==> run a <==
==> flow/design.v <==
`timescale 1ns / 1ps
module div_iter (
  input div_clk,
  input resetn,
  input div,
  input div_signed,
  input [31:0] x,
  input [31:0] y,
  output [31:0]s,
  output [31:0] r,
  output reg complete
  );
  wire s_sign;
  wire r_sign;
  wire [31:0] x_abs;
  wire [31:0] y_abs;
  assign s_sign = div_signed ? (x[31] ^ y[31]) : 1'b0;
  assign r_sign = div_signed ? x[31] : 1'b0;
  assign x_abs  = div_signed ? (x[31] ? ~x + 32'd1 : x) : x;
  assign y_abs  = div_signed ? (y[31] ? ~y + 32'd1 : y) : y;
  wire [63:0] op_x_tmp;
  wire [32:0] op_x_high;
  wire        op_x_update;
  wire [32:0] sub_res;
  wire [31:0] r_tmp;
  wire [31:0] s_tmp1;
  reg  [63:0] op_x;
  reg  [32:0] op_y;
  reg  [5:0]  count;
  reg  [31:0] s_tmp;
  always @ ( posedge div_clk )
  begin
    if(!resetn)
    begin
      complete <= 1'b0;
      count    <= 6'd0;
      s_tmp    <= 32'd0;
    end
    else if(div&&!complete)
    begin
      if(count == 6'd0)
      begin
        op_x <= {32'd0,x_abs};
        op_y <= {1'b0,y_abs};
      end
      else if(op_x_update)
      begin
        op_x <= {sub_res,op_x_tmp[30:0]};
      end
      else if(!op_x_update)
        op_x <= op_x_tmp;
      count <= count == 6'd32 ? 6'd0 : count + 6'd1;
      complete <= count == 6'd32 ? 1'b1 : complete;
      s_tmp <= {s_tmp1[31:1],op_x_update};
    end
    else if(complete)
      complete <= 1'b0;
  end
assign s_tmp1 = (count == 6'd0) ? s_tmp : s_tmp << 1;
assign op_x_tmp = (count == 6'd0 || count == 6'd1) ? op_x : op_x << 1;
assign op_x_high = op_x_tmp[63:31];
assign sub_res = op_x_high + ~op_y + 1;
assign op_x_update = ~sub_res[32];
assign r_tmp = complete ? op_x[62:31] : 32'd0;
assign s = div_signed ? (s_sign ? ~s_tmp + 32'd1 : s_tmp) : s_tmp;
assign r = div_signed ? (r_sign ? ~r_tmp + 32'd1 : r_tmp) : r_tmp;
endmodule  
==> flow/run.sh <==
#!/bin/bash
# the make line also repeats each setting of config.mk as NAME=value (left out here)
make -C /OpenROAD-flow-scripts/flow DESIGN_CONFIG=/design/flow/config.mk WORK_HOME=/design/flow/orfs CLKGATE_MAP_FILE= finish
==> flow/config.mk <==
export PLATFORM = sky130hd
export DESIGN_NAME = div_iter
export DESIGN_NICKNAME = div_iter
export VERILOG_FILES = /design/flow/design.v
export SDC_FILE = /design/flow/constraint.sdc
export NUM_CORES = 4
export LEC_CHECK = 0
export ABC_AREA = 0
export CAP_MARGIN = 20
export CELL_PAD_IN_SITES_GLOBAL_PLACEMENT = 0
export CORE_ASPECT_RATIO = 1.94
export CORE_MARGIN = 8
export CORE_UTILIZATION = 45
export CTS_CLUSTER_DIAMETER = 238
export CTS_CLUSTER_SIZE = 80
export GPL_ROUTABILITY_DRIVEN = 0
export GPL_TIMING_DRIVEN = 1
export HOLD_SLACK_MARGIN = 0.13
export PLACE_DENSITY = 0.39
export SETUP_SLACK_MARGIN = 0.12
export SLEW_MARGIN = 20
export TNS_END_PERCENT = 40
==> flow/constraint.sdc <==
create_clock -name core_clock -period 4.04 [get_ports {div_clk}]
set_input_delay 0.8080 -clock core_clock [delete_from_list [all_inputs] [get_ports {div_clk}]]
set_output_delay 0.8080 -clock core_clock [all_outputs]
set_load 0.01 [all_outputs]
==> run b (differences from run a) <==
- ABC_AREA: 0 -> 1
- CELL_PAD_IN_SITES_GLOBAL_PLACEMENT: 0 -> default
- CORE_ASPECT_RATIO: 1.94 -> default
- CORE_MARGIN: 8 -> 2
- CORE_UTILIZATION: 45 -> 72
- CTS_CLUSTER_DIAMETER: 238 -> 205
- CTS_CLUSTER_SIZE: 80 -> default
- GPL_ROUTABILITY_DRIVEN: 0 -> default
- GPL_TIMING_DRIVEN: 1 -> default
- HOLD_SLACK_MARGIN: 0.13 -> default
- MAX_ROUTING_LAYER: default -> met4
- PLACE_DENSITY: 0.39 -> 0.37
- SETUP_SLACK_MARGIN: 0.12 -> default
- TNS_END_PERCENT: 40 -> default
==> flow/constraint.sdc (replaced) <==
create_clock -name core_clock -period 3.42 [get_ports {div_clk}]
set_input_delay 0.6840 -clock core_clock [delete_from_list [all_inputs] [get_ports {div_clk}]]
set_output_delay 0.6840 -clock core_clock [all_outputs]
set_load 0.01 [all_outputs]
==> run c (differences from run a) <==
- ABC_AREA: 0 -> 1
- CAP_MARGIN: 20 -> 15
- CORE_ASPECT_RATIO: 1.94 -> 1.23
- CORE_MARGIN: 8 -> 2
- CORE_UTILIZATION: 45 -> 72
- CTS_CLUSTER_DIAMETER: 238 -> default
- CTS_CLUSTER_SIZE: 80 -> 72
- PLACE_DENSITY: 0.39 -> default
- PLACE_DENSITY_LB_ADDON: default -> 0.0
- SETUP_SLACK_MARGIN: 0.12 -> 0.59
==> flow/constraint.sdc (replaced) <==
create_clock -name core_clock -period 2.09 [get_ports {div_clk}]
set_input_delay 0.4180 -clock core_clock [delete_from_list [all_inputs] [get_ports {div_clk}]]
set_output_delay 0.4180 -clock core_clock [all_outputs]
set_load 0.01 [all_outputs]
==> comparison table <==
quantity	run a	run c	run b
Outcome	timing/DRC/antenna clean	stopped before the end	stopped before the end
Failing step	-	detailed placement (3_5_place_dp)	global routing (5_1_grt)
Post-DP Area	0.0126 mm2	-	0.0137 mm2
Summed instance area of the synthesized netlist	0.0103 mm2	0.0117 mm2	0.0117 mm2
Number of sinks handled by clock tree synthesis	135	-	135
H-tree levels	4	-	4
HPWL after DPL	22600 um	-	24400 um
Die Span X	125 um	119 um	131 um
Number of placed instances with taps included	1694	-	2149
Number of gates given a new drive strength after cts	27	-	91
Post-synthesis xor/xnor area fraction	0.114	0.0780	0.0780
Floorplan core density	0.456	0.738	0.735
Clock Tree Root	sky130_fd_sc_hd__clkbuf_16	-	sky130_fd_sc_hd__clkbuf_16
Height of the die	227 um	145 um	131 um
Post-synthesis share of cell area spent on full adders, half adders and majority gates	0.0492	0.0435	0.0435
Count of distinct cell types in the synthesized netlist	60	49	49
Share of Yosys cell area claimed by the top area cell type	0.279	0.247	0.247
Mux share	0.0551	0	0
Worst-case setup slack after placement	-34.9 ps	-	-163 ps
Number of rows in the core area	77	51	46
Number of nets produced by synthesis	1344	1860	1860
Mean post-synth cell area	8.36 um2	6.66 um2	6.66 um2
Number of post-CTS setup repair buffers	8	-	24
Buffer levels on the longest clock path	2	-	2
Post-cts hold-fix buffer tally	0	-	0
Num CTS Buffers	17	-	17
Chip area estimate from yosys synthesis	0.0103 mm2	0.0117 mm2	0.0117 mm2


==> 06-03: inputs <==
// div_iter: RTL as listed in full above, without the edits since
export LEC_CHECK = 0
export ABC_AREA = 1
export CAP_MARGIN = 20
export CORE_MARGIN = 2
export CORE_UTILIZATION = 62
export CTS_CLUSTER_DIAMETER = 374
export CTS_CLUSTER_SIZE = 100
export PLACE_DENSITY = 0.43
export SLEW_MARGIN = 20
create_clock -name core_clock -period 3.5 [get_ports {div_clk}]
run.sh (not shown) runs the stock make flow with config.mk's settings and CLKGATE_MAP_FILE=.
==> 02-05 (differences from 06-03) <==
Settings changed: ABC_AREA 1 to unset, CAP_MARGIN 20 to 15, CORE_UTILIZATION 62 to 72, CTS_CLUSTER_DIAMETER 374 to unset, CTS_CLUSTER_SIZE 100 to 42, PLACE_DENSITY 0.43 to unset, SETUP_SLACK_MARGIN set to 0.23.
==> flow/constraint.sdc (replaced) <==
create_clock -name core_clock -period 1.68 [get_ports {div_clk}]
set_input_delay 0.3360 -clock core_clock [delete_from_list [all_inputs] [get_ports {div_clk}]]
set_output_delay 0.3360 -clock core_clock [all_outputs]
set_load 0.01 [all_outputs]
==> comparison <==
- Area after synthesis: 02-05 is lower than 06-03 (about 11%).
- Of 02-05 and 06-03, 06-03 has the higher synthesized cell count (gap 29%, measured against 06-03).
- 02-05 ended with an error in detailed placement (DPL-0038). 06-03 reached the layout checks and failed them: negative setup slack.
- Of 02-05 and 06-03, 06-03 has the higher die size (gap 23%, measured against 06-03).
==> figures <==
                                                                       06-03                   02-05
Mapped cell area                                                   11670 µm²               10330 µm²
Number of placement rows                                                  50                      43
Area inside the core boundary                                      18580 µm²               13930 µm²
Count of cell types in the netlist                                        49                      60
Routability congestion estimate                                       0.9920                  0.9643
Floorplan core density                                                62.83%                  74.17%
MUX share of area                                                         0%                  5.508%
Post-synth top area share                                             24.69%                  27.89%
Area share of xor/xnor cells in the synthesized design                7.803%                  11.44%
Syn_nets                                                                1860                    1344
Count of instantiated cells in the yosys netlist                        1752                    1236
Chip height                                                         141.2 µm                123.8 µm
Outcome                                                      failed layout checks  stopped before the end
Last stage reached                                                         -      detailed placement
Layout check failures                                   negative setup slack                       -
Simple-gate portion of the synthesized area                           32.17%                  19.65%


==> fjord <==
// div_iter: RTL as listed in full above, without the edits since
make LEC_CHECK=0 ABC_AREA=0 CAP_MARGIN=15 CELL_PAD_IN_SITES_DETAIL_PLACEMENT=2 CELL_PAD_IN_SITES_GLOBAL_PLACEMENT=1 CORE_MARGIN=2 CORE_UTILIZATION=40 CTS_CLUSTER_DIAMETER=97 CTS_CLUSTER_SIZE=32 GPL_ROUTABILITY_DRIVEN=0 PLACE_DENSITY_LB_ADDON=0.28 SETUP_SLACK_MARGIN=0.46 SLEW_MARGIN=20 TNS_END_PERCENT=40 finish   # period 2.95 ns
==> willow (differences from fjord) <==
ABC_AREA = not set   (was 0)
CAP_MARGIN = 20   (was 15)
CELL_PAD_IN_SITES_DETAIL_PLACEMENT = not set   (was 2)
CELL_PAD_IN_SITES_GLOBAL_PLACEMENT = not set   (was 1)
CORE_ASPECT_RATIO = 0.5   (was not set)
CORE_MARGIN = 7   (was 2)
CTS_CLUSTER_DIAMETER = 314   (was 97)
CTS_CLUSTER_SIZE = 46   (was 32)
GPL_ROUTABILITY_DRIVEN = not set   (was 0)
PLACE_DENSITY_LB_ADDON = 0.02   (was 0.28)
SETUP_SLACK_MARGIN = -0.28   (was 0.46)
TNS_END_PERCENT = 5   (was 40)
==> flow/constraint.sdc (replaced) <==
create_clock -name core_clock -period 5.0 [get_ports {div_clk}]
set_input_delay 1.0000 -clock core_clock [delete_from_list [all_inputs] [get_ports {div_clk}]]
set_output_delay 1.0000 -clock core_clock [all_outputs]
set_load 0.01 [all_outputs]
==> raven (differences from fjord) <==
ABC_AREA = 1   (was 0)
CAP_MARGIN = 20   (was 15)
CELL_PAD_IN_SITES_DETAIL_PLACEMENT = not set   (was 2)
CELL_PAD_IN_SITES_GLOBAL_PLACEMENT = not set   (was 1)
CORE_UTILIZATION = 72   (was 40)
CTS_CLUSTER_DIAMETER = 373   (was 97)
CTS_CLUSTER_SIZE = 95   (was 32)
GPL_ROUTABILITY_DRIVEN = not set   (was 0)
PLACE_DENSITY = 0.38   (was not set)
PLACE_DENSITY_LB_ADDON = not set   (was 0.28)
SETUP_SLACK_MARGIN = 0.41   (was 0.46)
TNS_END_PERCENT = 5   (was 40)
==> flow/constraint.sdc (replaced) <==
create_clock -name core_clock -period 1.71 [get_ports {div_clk}]
set_input_delay 0.3420 -clock core_clock [delete_from_list [all_inputs] [get_ports {div_clk}]]
set_output_delay 0.3420 -clock core_clock [all_outputs]
set_load 0.01 [all_outputs]
==> quartz (differences from fjord) <==
ABC_AREA = 1   (was 0)
CAP_MARGIN = 10   (was 15)
CTS_CLUSTER_DIAMETER = 338   (was 97)
CTS_CLUSTER_SIZE = not set   (was 32)
SETUP_SLACK_MARGIN = not set   (was 0.46)
TNS_END_PERCENT = 75   (was 40)
==> flow_summary.yaml <==
# implementation run metrics
synth:
  mux_area_frac: 0.05508
  ys_cells: 1236
  area_fraction_in_full_adders_half_adders_and_majority_gates: 0.04915
outcome:
  status: "complete, no violations"
-- figures above: willow

==> flow_summary.yaml <==
# generated from flow reports
synth:
  mux_area_frac: 0
  ys_cells: 1752
  area_fraction_in_full_adders_half_adders_and_majority_gates: 0.04352
outcome:
  flow.stopped_at: "detailed placement"
  stop_error: "[ERROR DPL-0033] detailed placement checks failed during check placement."
  status: "stopped before the end"
-- figures above: quartz

==> flow_summary.yaml <==
# generated from flow reports
outcome:
  flow.stopped_at: "detailed placement"
  status: "stopped before the end"
  stop_error: "[ERROR DPL-0038] Utilization greater than 100%, impossible to legalize"
floorplanning:
  core_util_floorplan: 0.7349
  core_area_mm2: 0.01589
synth:
  mux_area_frac: 0
  ys_cells: 1752
  area_fraction_in_full_adders_half_adders_and_majority_gates: 0.04352
-- figures above: raven

==> flow_summary.yaml <==
# generated from flow reports
outcome:
  status: "stopped before the end"
  flow.stopped_at: "detailed placement"
  stop_error: "[ERROR DPL-0033] detailed placement checks failed during check placement."
synth:
  area_fraction_in_full_adders_half_adders_and_majority_gates: 0.04915
  synth_top_cell_by_count: "sky130_fd_sc_hd__nand2_1"
  ys_cells: 1236
  most_used_standard_cells_in_the_synthesized_netlist: "sky130_fd_sc_hd__nand2_1, sky130_fd_sc_hd__nor2_1, sky130_fd_sc_hd__a21oi_1"
  mux_area_frac: 0.05508
-- figures above: fjord



==> inputs of zinc <==
// div_iter: RTL as listed in full above, without the edits since
export LEC_CHECK = 0
export CAP_MARGIN = 20
export CORE_MARGIN = 2
export CORE_UTILIZATION = 53
export SLEW_MARGIN = 20
create_clock -name core_clock -period 4.72 [get_ports {div_clk}]
==> violet: changes against zinc <==
Settings changed: CORE_UTILIZATION 53 to 56.
==> flow/constraint.sdc (replaced) <==
create_clock -name core_clock -period 1.89 [get_ports {div_clk}]
set_input_delay 0.3780 -clock core_clock [delete_from_list [all_inputs] [get_ports {div_clk}]]
set_output_delay 0.3780 -clock core_clock [all_outputs]
set_load 0.01 [all_outputs]
==> lagoon: changes against zinc <==
Settings changed: CORE_UTILIZATION 53 to 68, CTS_CLUSTER_SIZE from default to 36.
==> flow/constraint.sdc (replaced) <==
create_clock -name core_clock -period 4.13 [get_ports {div_clk}]
set_input_delay 0.8260 -clock core_clock [delete_from_list [all_inputs] [get_ports {div_clk}]]
set_output_delay 0.8260 -clock core_clock [all_outputs]
set_load 0.01 [all_outputs]
==> summary of the runs <==
- Of lagoon and zinc, zinc has the higher cell count (gap about 0.7%, measured against zinc).
- Between zinc and lagoon, the lower worst setup slack is in lagoon (gap 0.21 ns).
- Clock skew: zinc is higher than lagoon (0.0019 ns).
- Between lagoon and zinc, the lower count of clock-buffer cells in the layout is in zinc (gap 5).
- Against zinc, the sequential power of lagoon is larger by about 10%.
- In zinc the register-to-register slack is higher than in lagoon, by 0.28 ns.
- In sequential cell count, lagoon and zinc do not differ.
- Against lagoon, the first-iteration DRC count of zinc is lower by 41%.
- Via count: lagoon is larger than zinc (15%).
- Against zinc, the hold slack of lagoon is lower by 0.012 ns.
- lagoon produced a layout that fails on setup timing. zinc completed without violations. violet failed in global routing (5_1_grt) on DPL-0038.


==> job 9573 <==
Starts from the design.v that is shown in full above.
Settings: LEC_CHECK=0, CAP_MARGIN=20, CORE_MARGIN=2, CORE_UTILIZATION=58, SLEW_MARGIN=20; clock period 2.62 ns.
==> inputs of job 1694, as changes to job 9573 <==
--- a/flow/config.mk
+++ b/flow/config.mk
@@ -9,3 +9,6 @@
 export CORE_MARGIN = 2
-export CORE_UTILIZATION = 58
+export CORE_UTILIZATION = 72
+export CTS_CLUSTER_DIAMETER = 202
+export CTS_CLUSTER_SIZE = 36
+export PLACE_DENSITY = 0.82
 export SLEW_MARGIN = 20
==> flow/constraint.sdc (replaced) <==
create_clock -name core_clock -period 4.13 [get_ports {div_clk}]
set_input_delay 0.8260 -clock core_clock [delete_from_list [all_inputs] [get_ports {div_clk}]]
set_output_delay 0.8260 -clock core_clock [all_outputs]
set_load 0.01 [all_outputs]
==> inputs of job 442, as changes to job 9573 <==
--- a/flow/config.mk
+++ b/flow/config.mk
@@ -7,5 +7,9 @@
 export LEC_CHECK = 0
-export CAP_MARGIN = 20
+export CAP_MARGIN = 25
+export CELL_PAD_IN_SITES_DETAIL_PLACEMENT = 2
 export CORE_MARGIN = 2
-export CORE_UTILIZATION = 58
+export CORE_UTILIZATION = 40
+export CTS_CLUSTER_DIAMETER = 338
+export GPL_ROUTABILITY_DRIVEN = 0
 export SLEW_MARGIN = 20
+export TNS_END_PERCENT = 75
==> flow/constraint.sdc (replaced) <==
create_clock -name core_clock -period 5.0 [get_ports {div_clk}]
set_input_delay 1.0000 -clock core_clock [delete_from_list [all_inputs] [get_ports {div_clk}]]
set_output_delay 1.0000 -clock core_clock [all_outputs]
set_load 0.01 [all_outputs]
==> notes <==
Worst hold slack: job 442 is lower than job 9573 (0.0043 ns).
Synthesized cell count is the same in job 1694 and job 442.
In job 442 the via count is smaller than in job 9573, by about 20%.
In first-iteration DRC count, job 9573 is at 2.8 times the value of job 442.
In flip-flop count, job 442 and job 9573 do not differ.
Against job 442, the total power of job 9573 is larger by about 120%.
Between job 9573 and job 442, the lower design area is in job 442 (gap about 30%, measured against job 442).
The highest die area belongs to job 442, the lowest to job 1694.
Job 1694 died in global routing. Job 442 completed and failed the layout checks on negative setup slack. Job 9573 completed and failed the layout checks on negative setup slack.
Against job 9573, the sequential share of layout area of job 442 is higher by 6.5 points.
==> figures <==
quantity	job 1694	job 9573	job 442
Status	aborted with a tool error	finished with violations	finished with violations
Stage where the flow stopped	global routing	-	-
Layout check failures	-	negative setup slack	negative setup slack
Sequential cell area	-	3670 um2	3660 um2
DR DRC count	-	0	0
Area after detailed placement	12100 um2	14200 um2	12100 um2
Placed Cells incl. Taps	1550	1830	1665
Vias after detailed routing	-	14.5k	11.6k
Core Density at Floorplan	74.2%	59.5%	40.9%
Critical path capture point	-	op_x[32]	r[8]
Total die size	15300 um2	18900 um2	27100 um2
Register share of the cell area	-	22.1%	28.6%
Critical Path Fanout Max	-	14	8
Std cell rows	43	48	58
Measured slew at the worst slew-check pin	-	0.939 ns	1.11 ns
TNS Setup	-	-101.34 ns	-0.512 ns
Clock insertion delay at the later pin of the skew report	-	0.47 ns	0.47 ns
Post-DR wirelength/cell	-	30.1 um	33.1 um
Final-layout fill cell count	-	412	2674
Final-report max-slew violation count	-	0	0
P per Cell Area	-	589 nW/um2	352 nW/um2
Launch point of the worst reg-to-reg path	-	count[1]	count[1]
Power is estimated from default activity; no workload was simulated.
